==> flow/design.v <==
module LASER(
	CLK,
	RST,
	X,
	Y,
	C1X,
	C1Y,
	C2X,
	C2Y,
	DONE
);
input 		    CLK, RST;
input [3:0]         X, Y;
output reg	    DONE;
output reg [3:0]    C1X, C1Y, C2X, C2Y;
parameter    s_idle    = 'd0,
	     s_input   = 'd1,
	     s_circle1 = 'd2,
             s_circle2 = 'd3,
	     s_check   = 'd4,
	     s_output  = 'd5;
integer    i,j;
reg 	     map[0:15][0:15];
reg [2:0]    current_state, next_state;
reg [5:0]    cover_num1, best_num1, cover_num2, best_num2, previous_sum; 	
reg [6:0]    cnt, cnt1;
reg signed [4:0]    bias_x, bias_y;
reg signed [4:0]    cur_x, cur_y, cir1_x, cir1_y, cir2_x, cir2_y;
reg signed [4:0]    best_x1, best_y1, best_x2, best_y2;
reg signed [4:0]    last_x1, last_y1, last_x2, last_y2;
wire	convergence, search_finish, delay_flag;
wire    outside_x1, outside_y1, outside_x2, outside_y2;
wire signed[5:0]    dis1, dis2; 		
assign dis1 = (cur_x-cir1_x)*(cur_x-cir1_x) + (cur_y-cir1_y)*(cur_y-cir1_y);
assign dis2 = (cur_x-cir2_x)*(cur_x-cir2_x) + (cur_y-cir2_y)*(cur_y-cir2_y);
assign search_finish = (cnt == 'd63 && cnt1 == 'd80);
assign delay_flag = (cnt1 == 'd80);
assign convergence = (best_num1 + best_num2 <= previous_sum );
assign outside_x1 = (cir1_x + bias_x > 'd15 || cir1_x + bias_x < 0);
assign outside_y1 = (cir1_y + bias_y > 'd15 || cir1_y + bias_y < 0);
assign outside_x2 = (cir2_x + bias_x > 'd15 || cir2_x + bias_x < 0);
assign outside_y2 = (cir2_y + bias_y > 'd15 || cir2_y + bias_y < 0);
always@(posedge CLK) begin
        if(RST)	
            current_state <= s_idle;
        else	
	    current_state <= next_state;
end
always@(*) begin
        next_state = current_state;
        case(current_state)
            s_idle   : 			     next_state = s_input;
	    s_input  :  if(cnt == 'd39)	     next_state = s_circle1;
	    s_circle1:  if(search_finish)    next_state = s_circle2;
	    s_circle2:  if(search_finish)    next_state = s_check;
	    s_check  :  if(convergence)	     next_state = s_output;
	                else	             next_state = s_circle2;
	    s_output : 			     next_state = s_input;
        endcase
end
always@(posedge CLK) begin
        case(current_state)
            s_idle   :  if(RST)			       cnt <= 'd0;  
	    s_input  :  if(cnt == 'd39)		       cnt <= 'd0;
		        else 			       cnt <= cnt+1;
	    s_circle1:  if(next_state == s_circle2)    cnt <= 'd0;
		        else if(delay_flag)	       cnt <= cnt+1;
	    s_circle2:  if(next_state == s_check)      cnt <= 'd0;     
	                else if(delay_flag)	       cnt <= cnt+1;
	    s_output :				       cnt <= 'd0;					
        endcase
end
always@(posedge CLK) begin
        case(current_state)
            s_idle   :  if(RST)		  cnt1 <= 'd0;  
	    s_circle1:  if(delay_flag)    cnt1 <= 'd0;
	                else 		  cnt1 <= cnt1+1;
	    s_circle2:  if(delay_flag)	  cnt1 <= 'd0;
		        else 		  cnt1 <= cnt1+1;
	    s_output :			  cnt1 <= 'd0;
    endcase
end
always@(posedge CLK) begin
        case(current_state)
            s_idle   : if(RST)
		           for(i=0;i<16;i=i+1)
		               for(j=0;j<16;j=j+1)
		                   map[i][j] <= 'd0;
	    s_input  : map[X][Y] <= 'd1;
	    s_output : for(i=0;i<16;i=i+1)
		           for(j=0;j<16;j=j+1)
			       map[i][j] <= 'd0;		
        endcase
end
always@(posedge CLK) begin
	case(current_state)
		s_idle   : if(RST)    cur_x <= 0;
		s_circle1: 	      cur_x <= (outside_x1) ? 0 : cir1_x + bias_x;
		s_circle2:	      cur_x <= (outside_x2) ? 0 : cir2_x + bias_x;
		s_output : 	      cur_x <= 0;
	endcase
end
always@(posedge CLK) begin
	case(current_state)
		s_idle   : if(RST)    cur_y <= 0;
		s_circle1: 	      cur_y <= (outside_y1) ? 0 : cir1_y + bias_y;
		s_circle2:	      cur_y <= (outside_y2) ? 0 : cir2_y + bias_y;
		s_output : 	      cur_y <= 0;
	endcase
end
always@(posedge CLK) begin
	case(current_state)
	    s_idle   : 	if(RST)    
                            begin	
                                cir1_x <= 2; 			
                                cir1_y <= 0; 		 	
                            end
	    s_circle1:  if(delay_flag)			
			    begin	
			        if(cir1_x == 'd14)	
                                    begin	
                                        cir1_x <= 2; 			
                                        cir1_y <= cir1_y+2; 	
                                    end
			        else				
                                    begin	
                                        cir1_x <= cir1_x + 2;
				    end
			     end
			 else if(delay_flag)		
                             begin	
                                 cir1_x <= cir1_x + 2;
			     end 
	     s_check  :  if(!convergence)
		             begin   
                                 cir1_x <= best_x2;
		                 cir1_y <= best_y2;
		             end  
	     s_output :	 begin	
                             cir1_x <= 2; 			
                             cir1_y <= 0;
 			 end
	 endcase
end
always@(posedge CLK) begin
	case(current_state)
	    s_idle   : 	if(RST)					
                            begin
                                cir2_x <= 2; 			
                                cir2_y <= 0; 			
                            end
	    s_circle2:  if(delay_flag)
			    begin	
			        if(cir2_x == 'd14)	
                                    begin	
                                        cir2_x <= 2; 			
                                        cir2_y <= cir2_y+2;
                                    end
				else
				    begin
                                	cir2_x <= cir2_x + 2;
				    end
			     end
	    s_check  :  if(!convergence)
		            begin	
                                cir2_x <= 2; 			
                                cir2_y <= 0; 			
                            end
	    s_output :	
		        begin	
                            cir2_x <= 2; 			
                            cir2_y <= 0; 			
                        end
	endcase
end
always@(posedge CLK) begin
	case(current_state)
	    s_idle   :  if(RST)					
                            begin	
                                best_x1 <= 0; 
                                best_y1 <= 0; 												
                            end
	    s_circle1:  if(delay_flag)			
                            begin	
                                best_x1 <= (cover_num1 > best_num1) ? cir1_x : best_x1;
				best_y1 <= (cover_num1 > best_num1) ? cir1_y : best_y1;
                            end
	    s_check  :  if(!convergence)		
                            begin	
                                best_x1 <= best_x2;
			        best_y1 <= best_y2;										
                            end
	    s_output :							
                            begin	
                                best_x1 <= 0; 
				best_y1 <= 0; 												
                            end
	endcase
end
always@(posedge CLK) begin
	case(current_state)
            s_idle   : 	if(RST)					
                            begin
	                        best_x2 <= 0; 
				best_y2 <= 0;
 			    end
	    s_circle2:  if(delay_flag)			
                            begin
                         	best_x2 <= (cover_num2 > best_num2) ? cir2_x : best_x2;
				best_y2 <= (cover_num2 > best_num2) ? cir2_y : best_y2;
                            end 
	    s_output :	begin	
                            best_x2 <= 0; 
			    best_y2 <= 0; 	
                        end
	endcase
end
always@(posedge CLK) begin
	case(current_state)
	    s_idle   : if(RST) 					
                           bias_x <= -'d4;
	    s_circle1: if(bias_x == 'd4)
		           bias_x <= -'d4;
		       else
			   bias_x <= bias_x+1;
	    s_circle2: if(bias_x == 'd4)		
                           bias_x <= -'d4;
		       else	
			   bias_x <= bias_x+1;
	    s_output : bias_x <= -'d4;
	endcase
end
always@(posedge CLK) begin
	case(current_state)
	    s_idle   : if(RST) 					
                           bias_y <= -'d4;
	    s_circle1: if(delay_flag)			
                           bias_y <= -'d4;
		       else if(bias_x == 'd4)	
                           bias_y <= bias_y+1;	 			
	    s_circle2: if(delay_flag)			
                           bias_y <= -'d4;
		       else if(bias_x == 'd4)	
                           bias_y <= bias_y+1;	
	    s_output : bias_y <= -'d4;
	endcase
end
always@(posedge CLK) begin
	case(current_state)
	    s_idle   : if(RST) 												
                           cover_num1 <= 'd0;
	    s_circle1: if(delay_flag)										
                           cover_num1 <= 'd0;
		       else if(outside_x1 || outside_y1)					
                           cover_num1 <= cover_num1;
		       else if(dis1 <= 'sd16  && map[cur_x][cur_y] == 'd1)	
                           cover_num1 <= cover_num1+1;					 
	    s_output : 						 								
                       cover_num1 <= 'd0;
	endcase
end
always@(posedge CLK) begin
	case(current_state)
	    s_idle   : if(RST) 												
                           best_num1 <= 'd0;
	    s_circle1: if(delay_flag)										
                           best_num1 <= (cover_num1 > best_num1) ? cover_num1 : best_num1;					
	    s_check  : if(!convergence)										
                           best_num1 <= best_num2;		
	    s_output : 														
                           best_num1 <= 'd0;
	endcase
end
always@(posedge CLK) begin
	case(current_state)
	    s_idle   : if(RST) 												
                           cover_num2 <= 'd0;				
	    s_circle2: if(delay_flag)										
                           cover_num2 <= 'd0;
		       else if(outside_x2 || outside_y2)					
                           cover_num2 <= cover_num2;
		       else if(dis2 <= 'sd16  && map[cur_x][cur_y] == 'd1)	
                           cover_num2 <= (dis1 > 'sd16) ? cover_num2+1 : cover_num2;	
	    s_output : 														
                       cover_num2 <= 'd0;
	endcase
end
always@(posedge CLK) begin
	case(current_state)
	    s_idle   : if(RST) 												
                           best_num2 <= 'd0;				
	    s_circle2: if(delay_flag)										
                           best_num2 <= (cover_num2 > best_num2) ? cover_num2 : best_num2;
	    s_check	 : if(!convergence)										
                           best_num2 <= 'd0;
	    s_output : 														
                           best_num2 <= 'd0;
	endcase
end
always@(posedge CLK) begin
	case(current_state)
	    s_idle   : if(RST) 	           previous_sum <= 'd0;				
	    s_check  : if(!convergence)    previous_sum <= best_num1 + best_num2;	
	    s_output : 		           previous_sum <= 'd0;
	endcase
end
always@(posedge CLK) begin
	if(current_state == s_check && !convergence)
	begin
	    last_x1 <= best_x1;
	    last_y1 <= best_y1;
	    last_x2 <= best_x2;
	    last_y2 <= best_y2;
	end
	else if(current_state == s_output)
	begin
            last_x1 <= 'd0;
	    last_y1 <= 'd0;
	    last_x2 <= 'd0;
	    last_y2 <= 'd0;
	end
end
always@(posedge CLK) begin
	if(next_state == s_output)    DONE <= 'd1;
	else			      DONE <= 'd0;
end
always@(posedge CLK) begin
	if(next_state == s_output) 
	begin
	    C1X <= last_x1[3:0];
	    C1Y <= last_y1[3:0];
	    C2X <= last_x2[3:0];
	    C2Y <= last_y2[3:0];
	end
	else
	begin
	    C1X <= 'd0;
	    C1Y <= 'd0;
	    C2X <= 'd0;
	    C2Y <= 'd0;
	end
end
endmodule 
==> flow/run.sh <==
#!/bin/bash
# the make line also repeats each setting of config.mk as NAME=value (left out here)
make -C /OpenROAD-flow-scripts/flow DESIGN_CONFIG=/design/flow/config.mk WORK_HOME=/design/flow/orfs CLKGATE_MAP_FILE= finish
==> flow/config.mk <==
export PLATFORM = sky130hd
export DESIGN_NAME = LASER
export DESIGN_NICKNAME = LASER
export VERILOG_FILES = /design/flow/design.v
export SDC_FILE = /design/flow/constraint.sdc
export NUM_CORES = 4
export LEC_CHECK = 0
export CAP_MARGIN = 20
export CORE_MARGIN = 2
export CORE_UTILIZATION = 66
export SETUP_SLACK_MARGIN = 1.21
export SLEW_MARGIN = 20
==> flow/constraint.sdc <==
create_clock -name core_clock -period 4.43 [get_ports {CLK}]
set_input_delay 0.8860 -clock core_clock [delete_from_list [all_inputs] [get_ports {CLK}]]
set_output_delay 0.8860 -clock core_clock [all_outputs]
set_load 0.01 [all_outputs]
==> flow_metrics.tcl, run 1 <==
# yosys + openroad results
set metrics [dict create \
    hold_start "map[135]" \
    clkPwrFrac_pct 41.6 \
    routedWlPerCell_um 20.44 \
    dieArea_um2 29190 \
    htreeDepth 2 \
    path_buffers 3 \
    synthAdderAreaFrac_pct 8.578 \
    synth_cell_type_count 71 \
    crit_fanout 6 \
    p_int_mw 6.130 \
    detail-route-antenna-nets 0 \
    cts-root-buf "clkbuf_16" \
    min_to "map[135]" \
    fmax_mhz 186.6 \
    seq_power_share_pct 45.1 \
    path_cells "ha_1 > a21o_1 > a21oi_2 > xnor2_1 > nand2_1 > fa_1 > inv_2 > ha_4 > fa_1 > ha_1 > inv_2 > fa_1 > inv_1 > ha_2 > xnor2_2 > xnor2_1 > xnor2_1 > xnor2_1 > nor2_2 > or3_4 > o21bai_4" \
    critPathLaunchType "flip-flop" \
    ios 27 \
    cts_max_path_buffers 3 \
    compound_area_share_pct 13.80 \
    cp_top_family "adder cells" \
    crit_top_cell "xnor2_1" \
    io_buffers 22 \
    power.total_mw 8.227 \
    synth_top_cell_by_area "dfxtp_1" \
    syn2layout_area_growth_pct 15.89 \
    vias 13830 \
    clock_skew_ns 0.01850 \
    wl_mm 46.86 \
    ys_area_um2 18380 \
    grt_pass1_wl_mm 74.24 \
    fp-utilization_pct 66.52 \
    fillCellCount 1920 \
    p_seq_mw 3.71 \
    worst_setup_path_endpoint "cover_num1[2]" \
    dp_hpwl_mm 30.48 \
    worst_path_max_delay_cell "fa_1" \
    period_used_pct 121.0 \
    p_per_area_nw_per_um2 386.3 \
    p_switching_mw 2.097 \
    syn_inst 1811 \
    cap_violations 0 \
    tightest_slew_ns 0.8940 \
    cts_tree "yes" \
    pg_comb_mw 1.10 \
    grt_max_degree 79 \
    place_inst 2188 \
    r2r-end "cover_num1[2]" \
    tritoncts.num_buffers 40 \
    power_frac_comb_pct 13.4 \
    clk_pin_slew_ns 0.06 \
    ys_sh_simple_pct 13.83 \
    drt_iter0_markers 1086 \
    rsz0062_at_grt "true" \
    warning_count 38 \
    core_area_um2 27630 \
    crit_type "flip-flop to flip-flop" \
    viasPerCell 6.031 \
    rows 61 \
    cts_sinks 384 \
    ff2ff_path_depth 21 \
    fin_ws_ns -0.9293 \
    ir_drop_mv 0.3523 \
    finalNonFillerCells 2293 \
    cp-end-kind "flip-flop" \
    antenna_found_initial 0 \
    fin_nets 2009 \
    ys_cells 1811 \
    final_util_pct 77.09 \
    critical_path.startpoint "cur_x[2]" \
    outcome "failed layout checks" \
    edf_count 106 \
    top_logic_kind "simple AND/OR/NAND/NOR gates" \
    top_cells_by_area "dfxtp_1 30%, edfxtp_1 17%, mux4_2 7.4%" \
    top_cell "nand2_1" \
    whs_path_depth 2 \
    ys_warn_count 1 \
    r2r_start "cur_x[2]" \
    clock_net_power_mw 3.42 \
    rrSetupSlack_ns -0.93 \
    cp.arrival_ns 5.59 \
    top_area_share_pct 30.28 \
    ys.flops 384 \
    crit_path_max_incr_delay_ns 0.56 \
    leakagePower_nw 8.074 \
    die_width_um 170.9 \
    synth_area_um2 18380 \
    mux_share_pct 8.361 \
    firstDrtPassIters 5 \
    gp_congestion 0.8550 \
    switching_share_pct 25.49 \
    yosysSeqAreaShare_pct 47.60 \
    common_cells "313 x nand2_1, 278 x dfxtp_1, 248 x o21ai_0" \
    grt_usage_pct 32.70 \
    drv_slew 0 \
    so_faults "negative setup slack" \
    dieHeight_um 170.9 \
    setup_viol 12 \
    antenna_cells 0 \
    postCtsHoldBufs 0 \
    drc 0 \
    ff_type "dfxtp_1" \
    clock_latency_ns 0.54 \
    cp_data_required_time_ns 4.66 \
    grt_overflow 0 \
    maxSlewHeadroom_pct 40.18 \
    hold_viol_final 0 \
    syn_avg_cell_area_um2 10.15 \
    grt_pass1_vias 13870 \
    period_needed_ns 5.359 \
    power_leader "registers" \
    cp_num_cells 21 \
    min_path_type "flip-flop to flip-flop" \
    synthXorXnorAreaFrac_pct 3.431 \
    async_flop_share_pct 0 \
]
-- timing repair --
action                                 CTS  global route
gates cloned                             1             0
resized                                 55            22
pin swaps                               33            18
endpoints found under the hold margin    0             0
setup buffers                           25             7
setup endpoints to repair               84            84
-- cell type report --
type                            instances  area (um2)  share of cell area (%)
Tap cell                              378       473.0                   2.221
Multi-Input combinational cell       1246        9275                   43.55
Sequential cell                       384        8748                   41.08
Timing Repair Buffer                  133        1147                   5.387
Clock buffer                           54        1134                   5.323
Inverter                               80       310.3                   1.457
Clock inverter                         18       210.2                  0.9870
-- stage by stage --
stage          area [um2]  hold slack, ns  setup TNS (ns)  setup slack [ns]
4_1_cts             21150          0.4502          -10.07           -0.8936
3_5_place_dp        19320          0.4366          -11.97            -1.003
3_3_place_gp        19320          0.4279          -9.810           -0.8285
5_1_grt             21300          0.4660          -13.66            -1.171
2_1_floorplan       18500          0.4166          -6.890           -0.6674
6_report            21300          0.4466          -10.74           -0.9293
-- metal layers --
layer / share of wire (%) / up-vias / GRT usage (%) / wire, um
met5: 0 / - / 0 / 0
met4: 3.9 / 0 / 13.15 / 1824
met3: 6.0 / 122 / 4.742 / 2820
met2: 50 / 463 / 57.75 / 23350
met1: 40 / 6710 / 40.43 / 18860
li1: - / 6535 / - / -
==> run 2, diff against run 1 <==
ABC_AREA = 0   (was not set)
CELL_PAD_IN_SITES_DETAIL_PLACEMENT = 1   (was not set)
CELL_PAD_IN_SITES_GLOBAL_PLACEMENT = 3   (was not set)
CORE_ASPECT_RATIO = 1.97   (was not set)
CORE_MARGIN = 6   (was 2)
CORE_UTILIZATION = 43   (was 66)
CTS_CLUSTER_DIAMETER = 48   (was not set)
GPL_TIMING_DRIVEN = 0   (was not set)
MAX_ROUTING_LAYER = met4   (was not set)
MIN_ROUTING_LAYER = met1   (was not set)
PLACE_DENSITY = 0.61   (was not set)
SETUP_SLACK_MARGIN = not set   (was 1.21)
SLEW_MARGIN = 5   (was 20)
clock period = 6.0 ns   (was 4.43 ns; I/O delays follow)
==> run 2 against run 1 <==
Compared with the run above: now clean on timing, DRC and antenna; utilization fell by 28 points; sequential share of layout area rose by 1.2 points; highest routed layer unchanged; sequential power fell by 26%; flip-flop count did not move; total power fell by 28%; hold slack improved by 0.0034 ns; clock skew fell by 0.0079 ns.
==> flow_metrics.tcl, run 2 <==
# yosys + openroad results
set metrics [dict create \
    ios 27 \
    rows 105 \
    antenna_found_initial 0 \
    clock_latency_ns 0.54 \
    setup_tns_ns 0 \
    fillCellCount 4722 \
    whs_path_depth 2 \
    yosysSeqAreaShare_pct 47.60 \
    outcome "complete, no violations" \
    power_leader "registers" \
    ys_cells 1811 \
    async_flop_share_pct 0 \
    crit_fanout 6 \
    dieHeight_um 302.2 \
    grt_max_degree 15 \
    cp_num_cells 22 \
    critical_path.startpoint "cur_x[1]" \
    ys.flops 384 \
    cts_sinks 384 \
    die_width_um 159.3 \
    gp_congestion 0.9320 \
    vias 14120 \
    hold_start "map[142]" \
    ys_warn_count 1 \
    fin_area_um2 20710 \
    pg_comb_mw 0.795 \
    power_frac_comb_pct 13.5 \
    ff_type "dfxtp_1" \
    grt_overflow 0 \
    grt_pass1_wl_mm 95.73 \
    tritoncts.num_buffers 37 \
    syn_inst 1811 \
    min_to "map[142]" \
    leakagePower_nw 7.724 \
    worst_setup_path_endpoint "cover_num2[5]" \
    htreeDepth 2 \
    period_needed_ns 5.831 \
    fp-utilization_pct 43.85 \
    tightest_slew_ns 1.088 \
    p_int_mw 4.317 \
    grt_pass1_vias 15490 \
    top_logic_kind "simple AND/OR/NAND/NOR gates" \
    min_path_type "flip-flop to flip-flop" \
    cts_tree "yes" \
    synth_area_um2 18380 \
    fin_nets 2015 \
    clk_pin_slew_ns 0.07 \
    period_used_pct 97.18 \
    r2r-end "cover_num2[5]" \
    dieArea_um2 48130 \
    top_cell "nand2_1" \
    cts-root-buf "clkbuf_16" \
    crit_type "flip-flop to flip-flop" \
    cap_violations 0 \
    common_cells "313 x nand2_1, 278 x dfxtp_1, 248 x o21ai_0" \
    ys_sh_simple_pct 13.83 \
    rrSetupSlack_ns 0.17 \
    critPathLaunchType "flip-flop" \
    core_area_um2 41910 \
    synth_cell_type_count 71 \
    compound_area_share_pct 13.80 \
    setup_viol 0 \
    fmax_mhz 171.5 \
    switching_share_pct 26.62 \
    top_cells_by_area "dfxtp_1 30%, edfxtp_1 17%, mux4_2 7.4%" \
    grt_usage_pct 27.10 \
    cp-end-kind "flip-flop" \
    path_cells "fa_2 > a21o_1 > a21oi_2 > xnor2_1 > nand2_1 > fa_1 > inv_1 > ha_1 > fa_1 > ha_1 > inv_1 > fa_1 > inv_1 > ha_2 > xnor2_2 > xnor2_1 > xnor2_1 > xnor2_1 > nor2_2 > buf_4 > nand3_2 > o21ai_4" \
    io_buffers 21 \
    r2r_start "cur_x[1]" \
    detail-route-antenna-nets 0 \
    crit_top_cell "xnor2_1" \
    p_switching_mw 1.566 \
    clkPwrFrac_pct 39.9 \
    cp.arrival_ns 6.04 \
    syn_avg_cell_area_um2 10.15 \
    mux_share_pct 8.361 \
    synthAdderAreaFrac_pct 8.578 \
    ir_drop_mv 0.1817 \
    clock_skew_ns 0.01057 \
    p_per_area_nw_per_um2 284.1 \
    hold_viol_final 0 \
    top_area_share_pct 30.28 \
    ys_area_um2 18380 \
    drc 0 \
    synthXorXnorAreaFrac_pct 3.431 \
    edf_count 106 \
    routedWlPerCell_um 26.07 \
    drt_iter0_markers 569 \
    p_seq_mw 2.74 \
    wl_mm 64.03 \
    viasPerCell 5.747 \
    dp_hpwl_mm 49.87 \
    ff2ff_path_depth 22 \
    firstDrtPassIters 5 \
    drv_slew 0 \
    warning_count 35 \
    synth_top_cell_by_area "dfxtp_1" \
    hold_ws_ns 0.4500 \
    worst_path_max_delay_cell "fa_1" \
    maxSlewHeadroom_pct 27.45 \
    postCtsHoldBufs 0 \
    crit_path_max_incr_delay_ns 0.57 \
    syn2layout_area_growth_pct 12.70 \
    path_buffers 4 \
    cp_top_family "adder cells" \
    seq_power_share_pct 46.6 \
    cts_max_path_buffers 3 \
    dpl_cell_area_um2 19310 \
    cp_data_required_time_ns 6.21 \
    clock_net_power_mw 2.35 \
]
==> run 2: routing by layer <==
layer,vias to the layer above,share of wire [%],GRT usage [%]
li1,6539,-,-
met1,7074,32,23.79
met2,306,57,53.71
met3,196,2.7,2.779
met4,0,7.9,17.45
met5,-,0,-
==> run 2: metrics by stage <==
stage	worst slack [ns]	instances	util, %	power [mW]
after global routing	-0.04388	2454	49.41	6.102
after floorplan	0.4876	1816	-	3.281
after CTS	0.01592	2448	49.16	5.907
after global placement	-0.5808	2372	45.99	3.525
final	0.1694	2456	49.42	5.883
after detailed placement	-0.7060	2375	46.08	3.548
==> run 2: final cells by class <==
type / count / area (um2) / area share, %
flip-flops and latches: 384 / 8748 / 42.24
diodes: 2 / 5.005 / 0.02416
inverters: 80 / 307.8 / 1.486
plain buffers: 106 / 504.2 / 2.434
clock inverters: 11 / 95.09 / 0.4591
repair buffers: 36 / 355.3 / 1.716
well taps: 535 / 669.4 / 3.232
clock buffers: 56 / 1090 / 5.262
multi-input cells: 1246 / 8937 / 43.15
==> run 2: repair_timing <==
item / CTS / global route
gates resized: 8 / 12
setup endpoints to repair: 12 / 12
endpoints found under the hold margin: 0 / 0
setup buffers: 6 / 6
pin swaps: 4 / 15
==> run 3, diff against run 2 <==
ABC_AREA = not set   (was 0)
CELL_PAD_IN_SITES_DETAIL_PLACEMENT = not set   (was 1)
CELL_PAD_IN_SITES_GLOBAL_PLACEMENT = not set   (was 3)
CORE_ASPECT_RATIO = not set   (was 1.97)
CORE_MARGIN = 2   (was 6)
CORE_UTILIZATION = 65   (was 43)
CTS_CLUSTER_DIAMETER = not set   (was 48)
GPL_TIMING_DRIVEN = not set   (was 0)
MAX_ROUTING_LAYER = not set   (was met4)
MIN_ROUTING_LAYER = not set   (was met1)
PLACE_DENSITY = not set   (was 0.61)
SLEW_MARGIN = 20   (was 5)
clock period = 3.86 ns   (was 6.0 ns; I/O delays follow)
==> run 3 against run 2 <==
Compared with the run above: now fails the layout checks on negative setup slack; largest power group unchanged; synthesized cell count did not move; area after synthesis did not move; hold slack barely moved; largest cell class unchanged; flip-flop count unchanged; global-route usage up 4.9 points; count of clock-buffer cells in the layout decreased by 1; clock skew increased by 0.011 ns; die area fell by 38%.
==> flow_metrics.tcl, run 3 <==
# yosys + openroad results
set metrics [dict create \
    fillCellCount 2031 \
    dieHeight_um 172.1 \
    grt_pass1_wl_mm 72.66 \
    cts-root-buf "clkbuf_16" \
    detail-route-antenna-nets 0 \
    drt_iter0_markers 1043 \
    p_seq_mw 4.25 \
    cp-end-kind "flip-flop" \
    clk_pin_slew_ns 0.06 \
    outcome "failed layout checks" \
    clock_net_power_mw 3.84 \
    antenna_cells 0 \
    ios 27 \
    p_per_area_nw_per_um2 443.2 \
    dp_hpwl_mm 31.09 \
    dieArea_um2 29630 \
    grt_usage_pct 32.00 \
    seq_power_share_pct 45.6 \
    grt_max_degree 121 \
    top_area_share_pct 30.28 \
    gr-usage-met1_pct 41.12 \
    ys_area_um2 18380 \
    hold_start "map[129]" \
    yosysSeqAreaShare_pct 47.60 \
    critical_path.startpoint "cur_x[1]" \
    synth_cell_type_count 71 \
    syn2layout_area_growth_pct 14.51 \
    critPathLaunchType "flip-flop" \
    syn_avg_cell_area_um2 10.15 \
    ys_cells 1811 \
    r2r-end "cover_num1[5]" \
    ys_warn_count 1 \
    common_cells "313 x nand2_1, 278 x dfxtp_1, 248 x o21ai_0" \
    rsz0062_at_grt "true" \
    synth_top_cell_by_area "dfxtp_1" \
    min_to "map[129]" \
    final_util_pct 75.75 \
    routedWlPerCell_um 20.14 \
    worst_setup_path_endpoint "cover_num1[5]" \
    ys.flops 384 \
    cts_sinks 384 \
    wl_mm 46.28 \
    ir_drop_mv 0.4275 \
    synthXorXnorAreaFrac_pct 3.431 \
    power_frac_comb_pct 13.3 \
    crit_path_max_incr_delay_ns 0.57 \
    synth_area_um2 18380 \
    whs_path_depth 2 \
    p_switching_mw 2.337 \
    crit_type "flip-flop to flip-flop" \
    leakagePower_nw 8.069 \
    power_leader "registers" \
    cts_max_path_buffers 3 \
    firstDrtPassIters 5 \
    drc 0 \
    synthAdderAreaFrac_pct 8.578 \
    p_int_mw 6.989 \
    grt_pass1_vias 13380 \
    switching_share_pct 25.06 \
    vias 13810 \
    fin_nets 2014 \
    hold_ws_ns 0.4500 \
    worst_path_max_delay_cell "fa_1" \
    path_buffers 3 \
    rows 61 \
    antenna_found_initial 0 \
    viasPerCell 6.010 \
    so_faults "negative setup slack" \
    setup_tns_ns -17.03 \
    use_met3_pct 4.211 \
    edf_count 106 \
    setup_viol 12 \
    drv_slew 0 \
    warning_count 40 \
    grt_overflow 0 \
    fmax_mhz 187.3 \
    core_area_um2 27780 \
    met2_usage_pct 55.40 \
    io_buffers 22 \
    top_logic_kind "simple AND/OR/NAND/NOR gates" \
    hold_viol_final 0 \
    ff_type "dfxtp_1" \
    period_used_pct 138.3 \
    crit_fanout 6 \
    clkPwrFrac_pct 41.2 \
    cts_tree "yes" \
    compound_area_share_pct 13.80 \
    htreeDepth 2 \
    mux_share_pct 8.361 \
    fp-utilization_pct 66.15 \
    top_cell "nand2_1" \
    maxSlewHeadroom_pct 35.09 \
    rrSetupSlack_ns -1.48 \
    period_needed_ns 5.338 \
    pg_comb_mw 1.24 \
    fin_ws_ns -1.478 \
    path_cells "fa_2 > a21o_1 > a21oi_2 > xnor2_1 > nand2_1 > fa_1 > inv_2 > ha_4 > fa_1 > ha_1 > inv_2 > fa_1 > inv_2 > ha_4 > xnor2_4 > xnor2_2 > xnor2_1 > xnor2_1 > nor2_1 > or3_4 > o21bai_4" \
    cp_num_cells 21 \
    cp_top_family "adder cells" \
    clock_skew_ns 0.02181 \
    die_width_um 172.1 \
    tightest_slew_ns 0.9491 \
    ys_sh_simple_pct 13.83 \
    ff2ff_path_depth 21 \
    syn_inst 1811 \
    clock_latency_ns 0.54 \
    gp_congestion 0.8739 \
    min_path_type "flip-flop to flip-flop" \
    tritoncts.num_buffers 39 \
    r2r_start "cur_x[1]" \
    cp_data_required_time_ns 4.08 \
    cap_violations 0 \
    cp.arrival_ns 5.56 \
    async_flop_share_pct 0 \
    gr-max-usage-layer "met2" \
    top_cells_by_area "dfxtp_1 30%, edfxtp_1 17%, mux4_2 7.4%" \
]
run 3: repair_timing:
item	in CTS	in global routing
resized	8	20
endpoints found under the hold margin	0	0
hold buffers	0	0
cloned	0	0
setup buffers	2	7
pin swaps	13	17
setup endpoints to repair	12	31
run 3: layout make-up:
| class | count | area, um2 | area share (%) |
|---|---|---|---|
| Tap cell | 378 | 473.0 | 2.247 |
| Timing Repair Buffer | 139 | 1131 | 5.375 |
| Clock buffer | 55 | 1159 | 5.506 |
| Multi-Input combinational cell | 1246 | 9060 | 43.05 |
| Sequential cell | 384 | 8748 | 41.57 |
| Inverter | 80 | 300.3 | 1.427 |
| Clock inverter | 16 | 172.7 | 0.8205 |
run 3: per-layer routing:
metal	up-vias	wire [um]
met5	-	0
met4	0	1794
met3	119	2841
met2	487	23010
met1	6667	18640
li1	6538	-
run 3: metrics by stage:
| stage | total power [mW] | setup slack, ns | cells | cell area (um2) |
|---|---|---|---|---|
| 2_1_floorplan | 5.113 | -1.237 | 1816 | 18440 |
| 3_3_place_gp | 5.427 | -1.368 | 2218 | 19480 |
| 3_5_place_dp | 5.472 | -1.614 | 2218 | 19480 |
| 4_1_cts | 9.306 | -1.457 | 2291 | 20870 |
| 5_1_grt | 9.671 | -1.677 | 2298 | 21040 |
| 6_report | 9.326 | -1.478 | 2298 | 21040 |
==> run 4, diff against run 3 <==
ABC_AREA = 1   (was not set)
CORE_UTILIZATION = 58   (was 65)
SETUP_SLACK_MARGIN = 0.89   (was not set)
TNS_END_PERCENT = 5   (was not set)
clock period = 3.05 ns   (was 3.86 ns; I/O delays follow)
==> run 4 against run 3 <==
Compared with the run above: still fails the layout checks on negative setup slack; critical path depth up 4; first-iteration DRC count up 48%; hold slack better by 0.018 ns; design area up 5.2%; routed wire length up 14%; non-clock buffer count up 20; area after synthesis up 5.3%; utilization down 8.0 points; count of clock-buffer cells in the layout up 6; sequential power up 26%; combinational power up 28%; total power up 26%; critical path type unchanged; highest routed layer unchanged.
==> flow_metrics.tcl, run 4 <==
# yosys + openroad results
set metrics [dict create \
    syn_avg_cell_area_um2 7.975 \
    top_cell "nand3_1" \
    grt_max_degree 230 \
    power_frac_comb_pct 13.6 \
    wl_mm 52.75 \
    grt_pass1_wl_mm 85.08 \
    core_area_um2 32700 \
    ys.flops 384 \
    min_path_type "flip-flop to flip-flop" \
    compound_area_share_pct 11.13 \
    path_buffers 4 \
    cp_num_cells 25 \
    ys_warn_count 1 \
    async_flop_share_pct 0 \
    cts_sinks 384 \
    hold_ws_ns 0.4676 \
    crit_type "flip-flop to flip-flop" \
    syn_inst 2427 \
    power.total_mw 11.72 \
    cts_tree "yes" \
    cp.arrival_ns 5.41 \
    rows 66 \
    ys_area_um2 19360 \
    clock_skew_ns 0.01278 \
    p_seq_mw 5.37 \
    tightest_slew_ns 1.197 \
    rsz0062_at_grt "true" \
    ios 27 \
    cp-end-kind "flip-flop" \
    switching_share_pct 25.84 \
    grt_overflow 0 \
    drc 0 \
    top_cells_by_area "dfxtp_1 29%, edfxtp_1 16%, nand3_1 13%" \
    cp_top_family "adder cells" \
    io_buffers 22 \
    synth_area_um2 19360 \
    clk_pin_slew_ns 0.06 \
    antenna_found_initial 0 \
    yosysSeqAreaShare_pct 45.20 \
    clock_net_power_mw 4.75 \
    drv_slew 0 \
    seq_power_share_pct 45.9 \
    critical_path.startpoint "cur_x[1]" \
    post-place-ws_ns -2.319 \
    hold_viol_final 0 \
    worst_path_max_delay_cell "edfxtp_1" \
    synthXorXnorAreaFrac_pct 2.262 \
    warning_count 41 \
    die_width_um 186.7 \
    mux_share_pct 0 \
    period_needed_ns 5.184 \
    antenna_cells 0 \
    period_used_pct 170.0 \
    synth_cell_type_count 48 \
    dieHeight_um 186.7 \
    ff2ff_path_depth 25 \
    setup_tns_ns -48.29 \
    ir_drop_mv 0.4582 \
    common_cells "512 x nand3_1, 382 x nand2_1, 278 x dfxtp_1" \
    fin_ws_ns -2.134 \
    leakagePower_nw 8.828 \
    hold_start "last_x1[2]" \
    fin_nets 2601 \
    r2r_start "cur_x[1]" \
    clkPwrFrac_pct 40.6 \
    grt_pass1_vias 16130 \
    p_switching_mw 3.028 \
    syn2layout_area_growth_pct 14.38 \
    cp_data_required_time_ns 3.27 \
    crit_fanout 6 \
    ff_type "dfxtp_1" \
    crit_path_max_incr_delay_ns 0.48 \
    cts_max_path_buffers 3 \
    tritoncts.num_buffers 41 \
    worst_setup_path_endpoint "cover_num1[3]" \
    rrSetupSlack_ns -2.13 \
    htreeDepth 2 \
    fp-utilization_pct 59.19 \
    so_faults "negative setup slack" \
    top_area_share_pct 28.75 \
    clock_latency_ns 0.55 \
    outcome "failed layout checks" \
    r2r-end "cover_num1[3]" \
    dp_hpwl_mm 33.41 \
    firstDrtPassIters 5 \
    cap_violations 0 \
    place_inst 2873 \
    fillCellCount 2849 \
    power_leader "registers" \
    gp_congestion 0.8803 \
    pg_comb_mw 1.59 \
    detail-route-antenna-nets 0 \
    routedWlPerCell_um 17.89 \
    final_util_pct 67.70 \
    dpl_cell_area_um2 20620 \
    min_to "C1X[2]" \
    edf_count 106 \
    synthAdderAreaFrac_pct 8.145 \
    cts-root-buf "clkbuf_16" \
    p_int_mw 8.689 \
    top_logic_kind "simple AND/OR/NAND/NOR gates" \
    p_per_area_nw_per_um2 529.2 \
    fmax_mhz 192.9 \
    fin_area_um2 22140 \
    viasPerCell 5.782 \
    dieArea_um2 34850 \
    finalNonFillerCells 2949 \
    vias 17050 \
    ys_cells 2427 \
    ys_sh_simple_pct 25.05 \
    drt_iter0_markers 1546 \
    grt_usage_pct 29.93 \
    whs_path_depth 2 \
    critPathLaunchType "flip-flop" \
    synth_top_cell_by_area "dfxtp_1" \
    setup_viol 84 \
    maxSlewHeadroom_pct 20.23 \
]
-- run 4: final cells by class --
| type | count | area [um2] | share of cell area, % |
|---|---|---|---|
| clock inverters | 12 | 92.59 | 0.4182 |
| clock buffers | 61 | 1172 | 5.295 |
| repair buffers | 159 | 1346 | 6.081 |
| multi-input cells | 1645 | 9286 | 41.94 |
| flip-flops and latches | 384 | 8748 | 39.51 |
| well taps | 442 | 553.0 | 2.498 |
| inverters | 246 | 940.9 | 4.250 |
-- run 4: layer usage --
metal / up-vias / track usage [%] / part of all wire (%)
li1: 8267 / - / -
met1: 8054 / 43.69 / 46
met2: 632 / 46.38 / 45
met3: 98 / 4.044 / 7.3
met4: 0 / 8.913 / 2.3
met5: - / 0 / 0
-- run 4: repair_timing --
| item | in CTS | in global routing |
|---|---|---|
| buffers inserted | 3 | 0 |
| resized | 42 | 23 |
| pin swaps | 28 | 11 |
| hold buffers | 0 | 0 |
| endpoints found under the setup margin | 116 | 123 |
| endpoints found under the hold margin | 0 | 0 |
==> run 5, diff against run 4 <==
CORE_UTILIZATION = 65   (was 58)
CTS_CLUSTER_SIZE = 99   (was not set)
clock period = 3.64 ns   (was 3.05 ns; I/O delays follow)
==> run 5 against run 4 <==
Compared with the run above: still fails the layout checks on negative setup slack; area after synthesis is the same; register-to-register slack gained 0.51 ns; design area down 0.71%; flip-flop count did not move; via count grew 0.75%; sequential power down 16%; total power down 16%; clock power is 15% lower; routed wire length fell by 1.7%; clock skew increased by 0.013 ns; critical path type unchanged; highest routed layer unchanged.
==> flow_metrics.tcl, run 5 <==
# yosys + openroad results
set metrics [dict create \
    tightest_slew_ns 1.134 \
    cts_sinks 384 \
    crit_type "flip-flop to flip-flop" \
    top_logic_kind "simple AND/OR/NAND/NOR gates" \
    logic_area_um2 9467 \
    mux_share_pct 0 \
    synth_area_um2 19360 \
    cp_top_family "adder cells" \
    r2r_start "cur_x[1]" \
    so_faults "negative setup slack" \
    rsz0062_at_grt "true" \
    clk_pin_slew_ns 0.06 \
    syn_avg_cell_area_um2 7.975 \
    detail-route-antenna-nets 0 \
    maxSlewHeadroom_pct 24.38 \
    gp_congestion 0.8883 \
    switching_share_pct 26.08 \
    seq_area_um2 8748 \
    fin_ws_ns -1.624 \
    min_path_type "flip-flop to flip-flop" \
    whs_path_depth 2 \
    path_cells "fa_2 > nand2_1 > nand2_1 > a21oi_2 > inv_1 > or2_4 > nand3_2 > fa_1 > inv_2 > ha_4 > fa_1 > ha_4 > inv_2 > fa_1 > inv_1 > ha_2 > xnor2_2 > xor2_1 > xnor2_1 > nand2_1 > nand2_2 > nor3_2 > nand4_1 > nand2_2" \
    postCtsHoldBufs 0 \
    fin_nets 2561 \
    cp_num_cells 24 \
    ys_cells 2427 \
    common_cells "512 x nand3_1, 382 x nand2_1, 278 x dfxtp_1" \
    io_buffers 22 \
    die_width_um 176.6 \
    period_used_pct 144.6 \
    critPathLaunchType "flip-flop" \
    drv_slew 0 \
    syn_inst 2427 \
    synth_cell_type_count 48 \
    pg_comb_mw 1.33 \
    clkPwrFrac_pct 40.9 \
    viasPerCell 6.013 \
    clock_net_power_mw 4.04 \
    synthAdderAreaFrac_pct 8.145 \
    htreeDepth 2 \
    rows 63 \
    top_area_share_pct 28.75 \
    grt_usage_pct 32.95 \
    leakagePower_nw 8.683 \
    cts_max_path_buffers 3 \
    setup_viol 12 \
    cts-root-buf "clkbuf_16" \
    p_int_mw 7.300 \
    grt_pass1_vias 16060 \
    cts_tree "yes" \
    cp-end-kind "flip-flop" \
    antenna_cells 0 \
    edf_count 106 \
    ys.flops 384 \
    hold_start "last_x2[3]" \
    path_buffers 4 \
    fmax_mhz 190.0 \
    dp_hpwl_mm 32.17 \
    firstDrtPassIters 6 \
    compound_area_share_pct 11.13 \
    drc 0 \
    ff2ff_path_depth 24 \
    crit_path_max_incr_delay_ns 0.49 \
    hold_viol_final 0 \
    worst_path_max_delay_cell "fa_1" \
    ios 27 \
    async_flop_share_pct 0 \
    cap_violations 0 \
    ys_sh_simple_pct 25.05 \
    ir_drop_mv 0.3706 \
    critical_path.startpoint "cur_x[1]" \
    rrSetupSlack_ns -1.62 \
    grt_pass1_wl_mm 82.61 \
    period_needed_ns 5.264 \
    core_area_um2 29480 \
    dieHeight_um 176.6 \
    power_leader "registers" \
    outcome "failed layout checks" \
    synthXorXnorAreaFrac_pct 2.262 \
    power.total_mw 9.876 \
    yosysSeqAreaShare_pct 45.20 \
    top_cell "nand3_1" \
    syn2layout_area_growth_pct 13.57 \
    min_to "C2X[3]" \
    p_per_area_nw_per_um2 449.2 \
    ys_area_um2 19360 \
    ff_type "dfxtp_1" \
    r2r-end "cover_num2[2]" \
    crit_fanout 6 \
    top_cells_by_area "dfxtp_1 29%, edfxtp_1 16%, nand3_1 13%" \
    warning_count 45 \
    tritoncts.num_buffers 41 \
    fp-utilization_pct 65.66 \
    p_switching_mw 2.576 \
    wl_mm 51.84 \
    final_util_pct 74.57 \
    p_seq_mw 4.50 \
    drt_iter0_markers 2011 \
    routedWlPerCell_um 18.14 \
    worst_setup_path_endpoint "cover_num2[2]" \
    grt_overflow 0 \
    grt_max_degree 230 \
    clock_skew_ns 0.02559 \
    ys_warn_count 1 \
    power_frac_comb_pct 13.5 \
    synth_top_cell_by_area "dfxtp_1" \
    cp_data_required_time_ns 3.86 \
    clock_latency_ns 0.54 \
    fillCellCount 2262 \
    seq_power_share_pct 45.6 \
    antenna_found_initial 0 \
    cp.arrival_ns 5.48 \
    vias 17180 \
    dieArea_um2 31180 \
]
## run 5: timing repair
item / CTS / global route
resized: 63 / 28
pin swaps: 65 / 29
buffers inserted: 1 / 0
endpoints found under the setup margin: 100 / 100
## run 5: area by class of cell
type	instances	share of cell area [%]
multi-input combinational	1645	43.06
sequential	384	39.80
clock buffer	56	5.151
timing repair buffer	119	4.849
inverter	246	4.234
tap	390	2.220
clock inverter	17	0.6887
## run 5: per-stage QoR
stage / hold WS [ns] / setup TNS, ns / std cells / worst slack [ns] / cell area (um2)
6_report: 0.4495 / -19.34 / 2857 / -1.624 / 21980
5_1_grt: 0.4859 / -26.68 / 2857 / -1.890 / 21980
4_1_cts: 0.4526 / -19.10 / 2857 / -1.597 / 21850
3_5_place_dp: 0.4533 / -21.60 / 2783 / -1.714 / 20280
3_3_place_gp: 0.4407 / -18.47 / 2783 / -1.555 / 20280
2_1_floorplan: 0.4393 / -17.01 / 2432 / -1.235 / 19410
## run 5: routing by layer
metal	routed length [um]	part of all wire, %	track usage [%]	vias to the layer above
met5	0	0	0	-
li1	-	-	-	8194
met1	22340	43	46.55	8109
met4	1059	2.0	9.435	0
met2	23780	46	52.46	773
met3	4655	9.0	5.362	103
==> run 6, diff against run 5 <==
ABC_AREA = 0   (was 1)
CAP_MARGIN = 0   (was 20)
CELL_PAD_IN_SITES_DETAIL_PLACEMENT = 2   (was not set)
CELL_PAD_IN_SITES_GLOBAL_PLACEMENT = 1   (was not set)
CORE_ASPECT_RATIO = 0.59   (was not set)
CORE_MARGIN = 8   (was 2)
CORE_UTILIZATION = 40   (was 65)
CTS_CLUSTER_SIZE = not set   (was 99)
GPL_ROUTABILITY_DRIVEN = 0   (was not set)
MAX_ROUTING_LAYER = met5   (was not set)
MIN_ROUTING_LAYER = met2   (was not set)
SETUP_SLACK_MARGIN = 0.64   (was 0.89)
SLEW_MARGIN = 5   (was 20)
TNS_END_PERCENT = 90   (was 5)
clock period = 6.0 ns   (was 3.64 ns; I/O delays follow)
==> run 6 against run 5 <==
Compared with the run above: the run now finishes clean; sequential power is 39% lower; global-route usage rose by 2.4 points; die area increased by 71%; register-to-register slack improved by 2.2 ns; clock skew is 0.0050 ns lower; maximum frequency decreased by 3.6%; hold slack worse by 0.0029 ns; via count up 11%.
==> flow_metrics.tcl, run 6 <==
# yosys + openroad results
set metrics [dict create \
    outcome "complete, no violations" \
    cp_num_cells 22 \
    fillCellCount 4715 \
    min_to "map[138]" \
    rsz0062_at_grt "true" \
    cts_max_path_buffers 3 \
    dieHeight_um 180.6 \
    seq_area_um2 8748 \
    path_buffers 4 \
    fin_ws_ns 0.5409 \
    hold_ws_ns 0.4466 \
    top_cell "nand2_1" \
    top_cells_by_area "dfxtp_1 30%, edfxtp_1 17%, mux4_2 7.4%" \
    mux_share_pct 8.361 \
    period_used_pct 90.98 \
    critPathLaunchType "flip-flop" \
    worst_setup_path_endpoint "cover_num1[5]" \
    cp_data_required_time_ns 6.25 \
    cp-end-kind "flip-flop" \
    clk_pin_slew_ns 0.07 \
    rrSetupSlack_ns 0.54 \
    ys_warn_count 1 \
    leakagePower_nw 7.655 \
    fp-utilization_pct 40.40 \
    worst_path_max_delay_cell "fa_1" \
    detail-route-antenna-nets 0 \
    grt_pass1_vias 23200 \
    p_seq_mw 2.75 \
    tightest_slew_ns 1.368 \
    clock_latency_ns 0.58 \
    drt_iter0_markers 2289 \
    top_logic_kind "simple AND/OR/NAND/NOR gates" \
    grt_overflow 0 \
    fmax_mhz 183.2 \
    maxSlewHeadroom_pct 8.567 \
    logic_area_um2 9049 \
    final_util_pct 45.54 \
    switching_share_pct 28.31 \
    top_area_share_pct 30.28 \
    syn2layout_area_growth_pct 12.74 \
    edf_count 106 \
    clock_skew_ns 0.02055 \
    core_area_um2 45490 \
    routedWlPerCell_um 25.95 \
    ff_type "dfxtp_1" \
    dpl_cell_area_um2 19160 \
    syn_inst 1811 \
    place_inst 2380 \
    p_switching_mw 1.760 \
    cts_sinks 384 \
    ys_cells 1811 \
    synthXorXnorAreaFrac_pct 3.431 \
    die_width_um 295.1 \
    min_path_type "flip-flop to flip-flop" \
    p_per_area_nw_per_um2 300.0 \
    grt_usage_pct 35.39 \
    antenna_found_initial 1 \
    synth_top_cell_by_area "dfxtp_1" \
    cp_top_family "adder cells" \
    wl_mm 63.89 \
    critical_path.startpoint "cur_x[1]" \
    synth_cell_type_count 71 \
    ff2ff_path_depth 22 \
    rows 60 \
    path_cells "buf_6 > ha_4 > o21a_1 > nor2_2 > xnor2_1 > nand2_1 > fa_1 > inv_2 > ha_4 > fa_1 > ha_1 > inv_2 > fa_1 > inv_2 > ha_4 > xnor2_4 > xnor2_2 > xnor2_1 > xnor2_1 > nor2_4 > or3_4 > o21bai_4" \
    p_int_mw 4.456 \
    grt_max_degree 78 \
    dieArea_um2 53300 \
    r2r_start "cur_x[1]" \
    vias 19020 \
    synthAdderAreaFrac_pct 8.578 \
    crit_path_max_incr_delay_ns 0.52 \
    setup_tns_ns 0 \
    viasPerCell 7.725 \
    drc 0 \
    cts_tree "yes" \
    grt_pass1_wl_mm 97.39 \
    fin_nets 1936 \
    hold_viol_final 0 \
    setup_viol 0 \
    clock_net_power_mw 2.56 \
    power.total_mw 6.215 \
    finalNonFillerCells 2462 \
    cts-root-buf "clkbuf_16" \
    r2r-end "cover_num1[5]" \
    ys.flops 384 \
    postCtsHoldBufs 0 \
    async_flop_share_pct 0 \
    dp_hpwl_mm 42.63 \
    crit_type "flip-flop to flip-flop" \
    ys_area_um2 18380 \
    pg_comb_mw 0.907 \
    synth_area_um2 18380 \
    period_needed_ns 5.459 \
    compound_area_share_pct 13.80 \
    power_leader "registers" \
    ios 27 \
    yosysSeqAreaShare_pct 47.60 \
    seq_power_share_pct 44.2 \
    tritoncts.num_buffers 39 \
    common_cells "313 x nand2_1, 278 x dfxtp_1, 248 x o21ai_0" \
    drv_slew 0 \
    clkPwrFrac_pct 41.2 \
    cap_violations 0 \
    syn_avg_cell_area_um2 10.15 \
    cp.arrival_ns 5.71 \
    io_buffers 22 \
    power_frac_comb_pct 14.6 \
    crit_fanout 6 \
    whs_path_depth 2 \
    fin_area_um2 20720 \
    hold_start "map[138]" \
    ys_sh_simple_pct 13.83 \
    warning_count 35 \
    firstDrtPassIters 6 \
    ir_drop_mv 0.1894 \
    htreeDepth 2 \
    post-place-ws_ns -0.03904 \
]
## run 6: routing by layer
| layer | part of all wire (%) | track usage, % | up-vias |
|---|---|---|---|
| met2 | 46 | 36.61 | 5739 |
| met1 | 0 | - | 6470 |
| met5 | 2.0 | 22.59 | - |
| li1 | - | - | 6336 |
| met4 | 4.7 | 5.086 | 46 |
| met3 | 47 | 54.59 | 428 |
## run 6: layout make-up
class / instances / area share [%]
timing repair buffer: 61 / 2.669
clock inverter: 10 / 0.4529
inverter: 80 / 1.461
sequential: 384 / 42.22
antenna: 4 / 0.04831
multi-input combinational: 1246 / 43.67
clock buffer: 57 / 5.725
tap: 620 / 3.744
## run 6: timing repair
item                                    4_1_cts  5_1_grt
pin swaps                                    34       11
buffers inserted                              6        5
endpoints found under the setup margin       12       12
resized                                      32        7
==> run 7, diff against run 6 <==
ABC_AREA = not set   (was 0)
CAP_MARGIN = 20   (was 0)
CELL_PAD_IN_SITES_GLOBAL_PLACEMENT = 3   (was 1)
CORE_ASPECT_RATIO = not set   (was 0.59)
CORE_MARGIN = 2   (was 8)
CORE_UTILIZATION = 51   (was 40)
CTS_CLUSTER_SIZE = 18   (was not set)
GPL_TIMING_DRIVEN = 1   (was not set)
MIN_ROUTING_LAYER = not set   (was met2)
PLACE_DENSITY = 0.54   (was not set)
SETUP_SLACK_MARGIN = 0.68   (was 0.64)
SLEW_MARGIN = 0   (was 5)
TNS_END_PERCENT = 60   (was 90)
clock period = 3.28 ns   (was 6.0 ns; I/O delays follow)
==> run 7 against run 6 <==
Compared with the run above: the run now fails in 3_1_place_gp_skip_io; area after synthesis stayed put; synthesized cell count did not move; die area shrank 30%.
==> flow_metrics.tcl, run 7 <==
# collected from the flow reports
set metrics [dict create \
    dieArea_um2 37570 \
    syn_avg_cell_area_um2 10.15 \
    ys_cells 1811 \
    syn_inst 1811 \
    synthXorXnorAreaFrac_pct 3.431 \
    ys_warn_count 1 \
    top_area_share_pct 30.28 \
    synth_top_cell_by_area "dfxtp_1" \
    synth_cell_type_count 71 \
    fp-utilization_pct 51.67 \
    lastStage "3_1_place_gp_skip_io" \
    dieHeight_um 193.8 \
    top_cell "nand2_1" \
    outcome "aborted with a tool error" \
    ys_area_um2 18380 \
    ys.flops 384 \
    async_flop_share_pct 0 \
    first-error "[ERROR GPL-0301] Utilization 101.988 % exceeds 100%." \
    ys_sh_simple_pct 13.83 \
    top_cells_by_area "dfxtp_1 30%, edfxtp_1 17%, mux4_2 7.4%" \
    synth_area_um2 18380 \
    yosysSeqAreaShare_pct 47.60 \
    edf_count 106 \
    rows 69 \
    ff_type "dfxtp_1" \
    mux_share_pct 8.361 \
    core_area_um2 35570 \
    die_width_um 193.8 \
    compound_area_share_pct 13.80 \
    common_cells "313 x nand2_1, 278 x dfxtp_1, 248 x o21ai_0" \
    top_logic_kind "simple AND/OR/NAND/NOR gates" \
    synthAdderAreaFrac_pct 8.578 \
]
==> run 8, diff against run 7 <==
CAP_MARGIN = 35   (was 20)
CELL_PAD_IN_SITES_DETAIL_PLACEMENT = 0   (was 2)
CELL_PAD_IN_SITES_GLOBAL_PLACEMENT = 2   (was 3)
CORE_UTILIZATION = 29   (was 51)
CTS_CLUSTER_SIZE = 67   (was 18)
GPL_ROUTABILITY_DRIVEN = not set   (was 0)
GPL_TIMING_DRIVEN = not set   (was 1)
MAX_ROUTING_LAYER = not set   (was met5)
PLACE_DENSITY = not set   (was 0.54)
PLACE_DENSITY_LB_ADDON = 0.16   (was not set)
SETUP_SLACK_MARGIN = 0.25   (was 0.68)
SLEW_MARGIN = 10   (was 0)
TNS_END_PERCENT = not set   (was 60)
clock period = 3.67 ns   (was 3.28 ns; I/O delays follow)
==> run 8 against run 7 <==
Compared with the run above: now fails the layout checks on negative setup slack; die area increased by 74%; area after synthesis unchanged; synthesized cell count stayed put.
==> flow_metrics.tcl, run 8 <==
# yosys + openroad results
set metrics [dict create \
    syn_inst 1811 \
    common_cells "313 x nand2_1, 278 x dfxtp_1, 248 x o21ai_0" \
    top_cells_by_area "dfxtp_1 30%, edfxtp_1 17%, mux4_2 7.4%" \
    htreeDepth 2 \
    viasPerCell 4.832 \
    finalNonFillerCells 2827 \
    gp_congestion 0.7744 \
    critPathLaunchType "flip-flop" \
    rrSetupSlack_ns -1.63 \
    grt_usage_pct 16.85 \
    p_seq_mw 4.47 \
    edf_count 106 \
    core_area_um2 62850 \
    whs_path_depth 2 \
    outcome "failed layout checks" \
    mux_share_pct 8.361 \
    cp_num_cells 21 \
    switching_share_pct 26.26 \
    ys_area_um2 18380 \
    compound_area_share_pct 13.80 \
    cts_tree "yes" \
    r2r_start "cur_x[1]" \
    gr-max-usage-layer "met2" \
    tritoncts.num_buffers 47 \
    synthAdderAreaFrac_pct 8.578 \
    fmax_mhz 188.8 \
    final_util_pct 35.66 \
    hold_ws_ns 0.4461 \
    min_path_type "flip-flop to flip-flop" \
    synthXorXnorAreaFrac_pct 3.431 \
    cp.arrival_ns 5.56 \
    rsz0062_at_grt "true" \
    post-place-ws_ns -1.797 \
    ios 27 \
    clock_skew_ns 0.02332 \
    wl_mm 55.27 \
    p_int_mw 7.570 \
    drc 0 \
    antenna_found_initial 1 \
    grt_pass1_vias 13900 \
    r2r-end "cover_num1[5]" \
    grt_overflow 0 \
    so_faults "negative setup slack" \
    power_frac_comb_pct 13.6 \
    cts_sinks 384 \
    worst_path_max_delay_cell "fa_1" \
    cts_max_path_buffers 3 \
    ff2ff_path_depth 21 \
    firstDrtPassIters 5 \
    seq_power_share_pct 43.5 \
    critical_path.startpoint "cur_x[1]" \
    worst_setup_path_endpoint "cover_num1[5]" \
    drt_iter0_markers 721 \
    met2_usage_pct 29.96 \
    fin_nets 2073 \
    cap_violations 0 \
    clock_latency_ns 0.59 \
    syn_avg_cell_area_um2 10.15 \
    path_buffers 3 \
    io_buffers 22 \
    grt_pass1_wl_mm 85.61 \
    async_flop_share_pct 0 \
    yosysSeqAreaShare_pct 47.60 \
    rows 92 \
    clk_pin_slew_ns 0.06 \
    vias 13660 \
    min_to "map[198]" \
    ys_cells 1811 \
    p_switching_mw 2.696 \
    cp_data_required_time_ns 3.94 \
    tightest_slew_ns 0.8834 \
    fin_ws_ns -1.626 \
    dp_hpwl_mm 36.77 \
    use_met3_pct 2.416 \
    top_area_share_pct 30.28 \
    power_leader "registers" \
    cp-end-kind "flip-flop" \
    grt_max_degree 76 \
    clock_net_power_mw 4.40 \
    period_used_pct 144.3 \
    crit_type "flip-flop to flip-flop" \
    top_logic_kind "simple AND/OR/NAND/NOR gates" \
    ys_sh_simple_pct 13.83 \
    hold_start "map[198]" \
    hold_viol_final 0 \
    setup_viol 12 \
    dieHeight_um 255.7 \
    period_needed_ns 5.296 \
    postCtsHoldBufs 0 \
    ys.flops 384 \
    power.total_mw 10.27 \
    clkPwrFrac_pct 42.8 \
    crit_fanout 6 \
    dieArea_um2 65400 \
    place_inst 2725 \
    antenna_cells 0 \
    top_cell "nand2_1" \
    drv_slew 0 \
    pg_comb_mw 1.40 \
    crit_path_max_incr_delay_ns 0.56 \
    cp_top_family "adder cells" \
    synth_cell_type_count 71 \
    synth_top_cell_by_area "dfxtp_1" \
    leakagePower_nw 8.401 \
    routedWlPerCell_um 19.55 \
    crit_top_cell "xnor2_1" \
    syn2layout_area_growth_pct 21.96 \
    maxSlewHeadroom_pct 40.96 \
    p_per_area_nw_per_um2 458.0 \
    synth_area_um2 18380 \
    die_width_um 255.7 \
    detail-route-antenna-nets 0 \
    ys_warn_count 1 \
    cts-root-buf "clkbuf_16" \
    warning_count 36 \
    fp-utilization_pct 29.24 \
    path_cells "fa_2 > a21o_1 > a21oi_2 > xnor2_1 > nand2_1 > fa_1 > inv_2 > ha_4 > fa_1 > ha_1 > inv_2 > fa_1 > inv_1 > ha_2 > xnor2_2 > xnor2_1 > xnor2_1 > xnor2_1 > nor2_2 > or3_4 > o21bai_4" \
    ff_type "dfxtp_1" \
    ir_drop_mv 0.3331 \
    gr-usage-met1_pct 21.29 \
]
run 8: final cells by class:
type | count | area (um2)
Sequential cell | 384 | 8748
Timing Repair Buffer | 190 | 1628
Tap cell | 846 | 1059
Clock inverter | 10 | 68.82
Clock buffer | 71 | 1359
Inverter | 80 | 306.5
Multi-Input combinational cell | 1246 | 9245
Fill cell | 6460 | 40440
run 8: repair_timing:
| item | 4_1_cts | 5_1_grt |
|---|---|---|
| setup endpoints to repair | 72 | 84 |
| gates cloned | 0 | 2 |
| pin swaps | 30 | 20 |
| gates resized | 42 | 43 |
| buffers inserted | 14 | 5 |
run 8: metal layers:
layer | part of all wire (%) | wire, um | vias up
li1 | - | - | 6660
met1 | 45 | 24880 | 6750
met2 | 50 | 27560 | 170
met3 | 2.8 | 1543 | 77
met4 | 2.3 | 1275 | 2
met5 | 0.024 | 13 | -
run 8: per-stage QoR:
| step | cell area [um2] | setup TNS, ns |
|---|---|---|
| after floorplan | 18440 | -16.01 |
| after global placement | 20370 | -29.71 |
| after detailed placement | 20430 | -31.06 |
| after CTS | 22180 | -20.12 |
| after global routing | 22410 | -22.42 |
| final | 22410 | -19.36 |
==> run 9, diff against run 8 <==
CAP_MARGIN = 20   (was 35)
CELL_PAD_IN_SITES_DETAIL_PLACEMENT = not set   (was 0)
CELL_PAD_IN_SITES_GLOBAL_PLACEMENT = not set   (was 2)
CORE_UTILIZATION = 65   (was 29)
CTS_CLUSTER_DIAMETER = 31   (was not set)
CTS_CLUSTER_SIZE = not set   (was 67)
PLACE_DENSITY_LB_ADDON = not set   (was 0.16)
SETUP_SLACK_MARGIN = not set   (was 0.25)
SLEW_MARGIN = 20   (was 10)
TNS_END_PERCENT = 5   (was not set)
clock period = 3.5 ns   (was 3.67 ns; I/O delays follow)
==> run 9 against run 8 <==
Compared with the run above: first-iteration DRC count rose by 61%; area after synthesis unchanged; still fails the layout checks on negative setup slack; synthesized cell count did not move; count of clock-buffer cells in the layout rose by 10; non-clock buffer count is 31 lower; combinational power down 3%; register-to-register slack got worse by 0.14 ns; final cell count fell by 16%; largest cell class unchanged.
==> flow_metrics.tcl, run 9 <==
# yosys + openroad results
set metrics [dict create \
    outcome "failed layout checks" \
    so_faults "negative setup slack" \
    r2r-end "cover_num2[4]" \
    io_buffers 22 \
    met2_usage_pct 58.22 \
    p_int_mw 9.487 \
    hold_viol_final 0 \
    mux_share_pct 8.361 \
    crit_top_cell "inv_1" \
    whs_path_depth 2 \
    drv_slew 0 \
    crit_type "flip-flop to flip-flop" \
    min_to "map[139]" \
    crit_path_max_incr_delay_ns 0.54 \
    fin_nets 2063 \
    common_cells "313 x nand2_1, 278 x dfxtp_1, 248 x o21ai_0" \
    grt_max_degree 73 \
    seq_power_share_pct 37.1 \
    ys_cells 1811 \
    postCtsHoldBufs 0 \
    rows 61 \
    compound_area_share_pct 13.80 \
    ys_warn_count 1 \
    ff_type "dfxtp_1" \
    grt_pass1_wl_mm 76.46 \
    leakagePower_nw 8.624 \
    dp_hpwl_mm 32.10 \
    edf_count 106 \
    vias 14270 \
    synthAdderAreaFrac_pct 8.578 \
    top_cell "nand2_1" \
    gr-max-usage-layer "met2" \
    clkPwrFrac_pct 52.1 \
    rrSetupSlack_ns -1.77 \
    rsz0062_at_grt "true" \
    cts_tree "yes" \
    tightest_slew_ns 0.9515 \
    routedWlPerCell_um 20.68 \
    post-place-ws_ns -1.843 \
    critPathLaunchType "flip-flop" \
    r2r_start "cur_x[1]" \
    top_logic_kind "simple AND/OR/NAND/NOR gates" \
    fp-utilization_pct 66.15 \
    fin_ws_ns -1.768 \
    ff2ff_path_depth 24 \
    yosysSeqAreaShare_pct 47.60 \
    core_area_um2 27780 \
    cts_max_path_buffers 3 \
    htreeDepth 3 \
    warning_count 38 \
    worst_setup_path_endpoint "cover_num2[4]" \
    final_util_pct 79.66 \
    path_buffers 6 \
    clk_pin_slew_ns 0.05 \
    switching_share_pct 24.91 \
    cp-end-kind "flip-flop" \
    cp.arrival_ns 5.52 \
    period_needed_ns 5.268 \
    setup_viol 51 \
    syn_avg_cell_area_um2 10.15 \
    period_used_pct 150.5 \
    grt_pass1_vias 14140 \
    critical_path.startpoint "cur_x[1]" \
    tritoncts.num_buffers 68 \
    antenna_found_initial 0 \
    gp_congestion 0.8646 \
    drc 0 \
    antenna_cells 0 \
    dieArea_um2 29630 \
    wl_mm 49.05 \
    detail-route-antenna-nets 0 \
    die_width_um 172.1 \
    syn_inst 1811 \
    clock_latency_ns 0.57 \
    top_cells_by_area "dfxtp_1 30%, edfxtp_1 17%, mux4_2 7.4%" \
    min_path_type "flip-flop to flip-flop" \
    cts_sinks 384 \
    synth_cell_type_count 71 \
    synth_top_cell_by_area "dfxtp_1" \
    grt_overflow 0 \
    synthXorXnorAreaFrac_pct 3.431 \
    ys_area_um2 18380 \
    dieHeight_um 172.1 \
    viasPerCell 6.014 \
    use_met3_pct 4.921 \
    path_cells "inv_1 > ha_2 > inv_1 > a21o_1 > a21oi_2 > xnor2_1 > nand2_1 > fa_1 > inv_1 > ha_1 > fa_1 > ha_1 > inv_1 > fa_1 > inv_1 > ha_1 > xnor2_2 > xnor2_2 > xnor2_1 > xnor2_1 > nand3_1 > nand3_1 > o21ai_1 > buf_4" \
    top_area_share_pct 30.28 \
    power_leader "the clock network" \
    cap_violations 0 \
    clock_net_power_mw 6.58 \
    drt_iter0_markers 1159 \
    p_per_area_nw_per_um2 570.9 \
    async_flop_share_pct 0 \
    syn2layout_area_growth_pct 20.42 \
    fmax_mhz 189.8 \
    synth_area_um2 18380 \
    firstDrtPassIters 7 \
    grt_usage_pct 33.63 \
    maxSlewHeadroom_pct 36.57 \
    crit_fanout 6 \
    gr-usage-met1_pct 41.83 \
    cp_data_required_time_ns 3.75 \
    hold_start "map[139]" \
    ir_drop_mv 0.5835 \
    power_frac_comb_pct 10.8 \
    clock_skew_ns 0.02727 \
    worst_path_max_delay_cell "fa_1" \
    cp_num_cells 24 \
    ys_sh_simple_pct 13.83 \
    p_switching_mw 3.146 \
    cts-root-buf "clkbuf_16" \
    p_seq_mw 4.69 \
    ios 27 \
    cp_top_family "adder cells" \
    pg_comb_mw 1.36 \
    ys.flops 384 \
]
[run 9: layer usage]
layer / part of all wire [%] / routed length [um]
met4: 4.1 / 2017
met3: 6.3 / 3084
met1: 40 / 19600
met5: 0 / 0
met2: 50 / 24350
[run 9: timing repair]
item | in CTS | in global routing
gates resized | 17 | 8
buffers inserted | 2 | 0
endpoints found under the setup margin | 72 | 84
pin swaps | 9 | 3
[run 9: metrics by stage]
stage               power (mW)  setup TNS, ns  instances  cell area [um2]  hold WS (ns)
floorplan                5.636         -18.98       1816            18430        0.4166
global placement         6.012         -24.96       2245            19700        0.4287
detailed placement       6.061         -29.48       2245            19700        0.4370
CTS                      12.62         -22.05       2372            22090        0.4481
global route             13.01         -32.06       2372            22130        0.4691
finish                   12.63         -24.57       2372            22130        0.4476
[run 9: cell type report]
| cell class | instances | area, um2 |
|---|---|---|
| Clock buffer | 81 | 1802 |
| Inverter | 80 | 300.3 |
| Fill cell | 1835 | 5652 |
| Tap cell | 378 | 473.0 |
| Sequential cell | 384 | 8748 |
| Clock inverter | 44 | 486.7 |
| Timing Repair Buffer | 159 | 1299 |
| Multi-Input combinational cell | 1246 | 9021 |
Power and IR drop assume default switching activity.
